==> inputs of v14 <==
// Final_Project
module Final_Project(reset,sw1,sw2,sw3,sw4,FPGA_clk,dot_row,dot0_col,dot1_col,
							out1, out2, out3, out4, out5, out6);
clock: 4.36 ns
lec_check: 0
abc_area: 1
cap_margin: 20
core_margin: 2
core_utilization: 72
cts_cluster_diameter: 210
gpl_timing_driven: 1
hold_slack_margin: -0.09
max_routing_layer: met4
setup_slack_margin: -0.35
slew_margin: 20
tns_end_percent: 80
run.sh (not shown) runs the stock make flow with config.mk's settings and CLKGATE_MAP_FILE=.
==> inputs of v21, as changes to v14 <==
ABC_AREA = not set   (was 1)
CORE_UTILIZATION = 40   (was 72)
CTS_CLUSTER_DIAMETER = not set   (was 210)
GPL_TIMING_DRIVEN = not set   (was 1)
HOLD_SLACK_MARGIN = not set   (was -0.09)
MAX_ROUTING_LAYER = not set   (was met4)
SETUP_SLACK_MARGIN = not set   (was -0.35)
TNS_END_PERCENT = not set   (was 80)
==> flow/constraint.sdc (replaced) <==
create_clock -name core_clock -period 10.0 [get_ports {FPGA_clk}]
set_input_delay 2.0000 -clock core_clock [delete_from_list [all_inputs] [get_ports {FPGA_clk}]]
set_output_delay 2.0000 -clock core_clock [all_outputs]
set_load 0.01 [all_outputs]
==> inputs of v36, as changes to v14 <==
ABC_AREA = not set   (was 1)
CORE_UTILIZATION = 57   (was 72)
CTS_CLUSTER_DIAMETER = not set   (was 210)
CTS_CLUSTER_SIZE = 96   (was not set)
GPL_TIMING_DRIVEN = not set   (was 1)
HOLD_SLACK_MARGIN = not set   (was -0.09)
MAX_ROUTING_LAYER = not set   (was met4)
SETUP_SLACK_MARGIN = not set   (was -0.35)
TNS_END_PERCENT = not set   (was 80)
==> flow/constraint.sdc (replaced) <==
create_clock -name core_clock -period 7.4 [get_ports {FPGA_clk}]
set_input_delay 1.4800 -clock core_clock [delete_from_list [all_inputs] [get_ports {FPGA_clk}]]
set_output_delay 1.4800 -clock core_clock [all_outputs]
set_load 0.01 [all_outputs]
==> results <==
- v21 went through all stages and came out clean. v14 produced a layout that fails on negative setup slack. v36 completed without violations.
- The highest sequential power belongs to v14, the lowest to v21.
- Between v14 and v36, the lower final cell count is in v36 (gap about 30%, measured against v36).
- Cell area: v36 < v21 < v14.
- In v14 the combinational power is higher than in v36, by 110%.
- Between v21 and v14, the lower die area is in v14 (gap 64%, measured against v14).
- Clock power: v14 > v36 > v21.
- Synthesized cell count: v14 is higher than v36 (33%).
- In synthesized area, v36 and v21 do not differ.
- Between v14 and v36, the lower clock skew is in v14 (gap 33 ps).
- Against v21, the critical path depth of v14 is higher by 4.
==> figures <==
Arithmetic-cell share of the synthesized area counting full adders, half adders and majority gates: v36 0.0500; v21 0.0500; v14 0.0439
Most frequent cell after synthesis: v36 sky130_fd_sc_hd__nor2_1; v21 sky130_fd_sc_hd__nor2_1; v14 sky130_fd_sc_hd__nand2_1
Number of DRC violations after detailed-routing iteration 0: v36 1581; v21 1527; v14 3413
Setup WS pre-CTS: v36 1520 ps; v21 3480 ps; v14 -152 ps
Post-route cell area: v36 19800 µm²; v21 20000 µm²; v14 22000 µm²
Synthesized area: v36 18000 µm²; v21 18000 µm²; v14 19500 µm²
Arrival time at the worst endpoint: v36 5000 ps; v21 5110 ps; v14 4050 ps
Setup TNS after final layout: v36 0 ps; v21 0 ps; v14 -13500 ps
Total setup violations reported at the end of the flow: v36 0; v21 0; v14 42
First-pass GRT wire length: v36 78700 µm; v21 84400 µm; v14 103000 µm
P_int: v36 2.49 mW; v21 1.80 mW; v14 3.99 mW
Total global-route track usage: v36 0.283; v21 0.218; v14 0.438
Maximum fanout encountered on the critical timing path: v36 15; v21 15; v14 5
Xor and xnor area share after synthesis: v36 0.0853; v21 0.0853; v14 0.0291
Wire length on met2: v36 21400 µm; v21 22800 µm; v14 31300 µm
Status: v36 complete, no violations; v21 complete, no violations; v14 complete, but fails checks
Reasons for failing layout checks: v36 -; v21 -; v14 negative setup slack
Final WL: v36 47900 µm; v21 52200 µm; v14 66700 µm
Net total in the final layout: v36 2449; v21 2450; v14 3357
N_diodes: v36 1; v21 0; v14 1
Proportion of power drawn by the clock network: v36 0.478; v21 0.479; v14 0.454
DIE AREA: v36 32900 µm²; v21 46600 µm²; v14 28500 µm²

==> inputs of 04-09 <==
Starting RTL as in the previous note.
clock: 7.21 ns
lec_check: 0
cap_margin: 20
core_margin: 2
core_utilization: 40
slew_margin: 20
==> inputs of 04-01, as changes to 04-09 <==
CORE_UTILIZATION = 68   (was 40)
CTS_CLUSTER_DIAMETER = 43   (was default)
CTS_CLUSTER_SIZE = 34   (was default)
MAX_ROUTING_LAYER = met4   (was default)
SETUP_SLACK_MARGIN = 1.12   (was default)
==> flow/constraint.sdc (replaced) <==
create_clock -name core_clock -period 4.21 [get_ports {FPGA_clk}]
set_input_delay 0.8420 -clock core_clock [delete_from_list [all_inputs] [get_ports {FPGA_clk}]]
set_output_delay 0.8420 -clock core_clock [all_outputs]
set_load 0.01 [all_outputs]
==> inputs of 11-06, as changes to 04-09 <==
CORE_UTILIZATION = 68   (was 40)
CTS_CLUSTER_DIAMETER = 210   (was default)
GPL_TIMING_DRIVEN = 1   (was default)
MAX_ROUTING_LAYER = met4   (was default)
TNS_END_PERCENT = 80   (was default)
==> flow/constraint.sdc (replaced) <==
create_clock -name core_clock -period 4.89 [get_ports {FPGA_clk}]
set_input_delay 0.9780 -clock core_clock [delete_from_list [all_inputs] [get_ports {FPGA_clk}]]
set_output_delay 0.9780 -clock core_clock [all_outputs]
set_load 0.01 [all_outputs]
==> comparison <==
04-01 never finished: it broke off in global routing (5_1_grt) (GRT-0232). 11-06 completed and failed the layout checks on setup timing. 04-09 produced a clean layout. In 04-09 the clock skew is higher than in 11-06, by 0.013 ns. Of 11-06 and 04-09, 04-09 has the higher final cell count (gap about 6.6%, measured against 04-09). Of 11-06 and 04-09, 04-09 has the higher setup slack (gap 0.70 ns). Between 11-06 and 04-09, the lower worst hold slack is in 04-09 (gap 0.027 ns). Between 11-06 and 04-09, the lower sequential share of layout area is in 11-06 (gap 0.52 points). In 04-09 the utilization is lower than in 11-06, by 33 points. Of 11-06 and 04-09, 04-09 has the higher count of clock-buffer cells in the layout (gap 11). Between 11-06 and 04-09, the lower register-to-register slack is in 11-06 (gap 1.4 ns). Die size: 04-09 is larger than 11-06 (about 70%). Critical path depth is the same in 11-06 and 04-09.
==> figures <==
item                                                                    04-01                     04-09                             11-06
Result of the run                                      stopped before the end            finished clean        complete, but fails checks
Stage where the flow stopped                         global routing (5_1_grt)                         -                                 -
Violated checks                                                             -                         -                      setup timing
Pin slew with the least headroom to its limit                               -                   1.13 ns                           1.05 ns
Die Size                                                            27700 µm²                 46600 µm²                         27700 µm²
Number of tap cells inserted                                                -                       592                               335
Flops                                                                       -                       263                               263
Critical path buffer and inverter count                                     -                         3                                 6
P_seq                                                                       -                   1.48 mW                           2.18 mW
Post-Route Skew                                                             -                 0.0263 ns                         0.0131 ns
Endpoint of the worst-slack reg-to-reg timing path                          -            DOT.dot_row[3]                    DOT.dot_row[1]
Power share of the combinational group                                      -                      8.3%                              9.1%
Non-clock buffering overhead                                                -                     4.30%                             6.70%
Initial DRC Count                                                           -                      1440                              2275
Cell with the largest stage delay on the worst path                         -  sky130_fd_sc_hd__dfxtp_1  sky130_fd_sc_hd__clkdlybuf4s50_1
Layout Area Growth over Synthesis                                           -                     11.3%                             13.6%
Power per standard cell area                                                -                164 nW/µm²                        235 nW/µm²
Leading power group                                                         -                     clock                         registers
Share of the clock period used by the worst path                            -                     91.3%                              101%
Late-Pin Clk Latency                                                        -                   0.60 ns                           0.56 ns
Leakage power of the design                                                 -                   7.28 nW                           7.87 nW
Max-slew violation count                                                    -                         0                                 0
Number of placed cells counting well taps                                2737                      2935                              2720
Power and IR drop assume default switching activity.
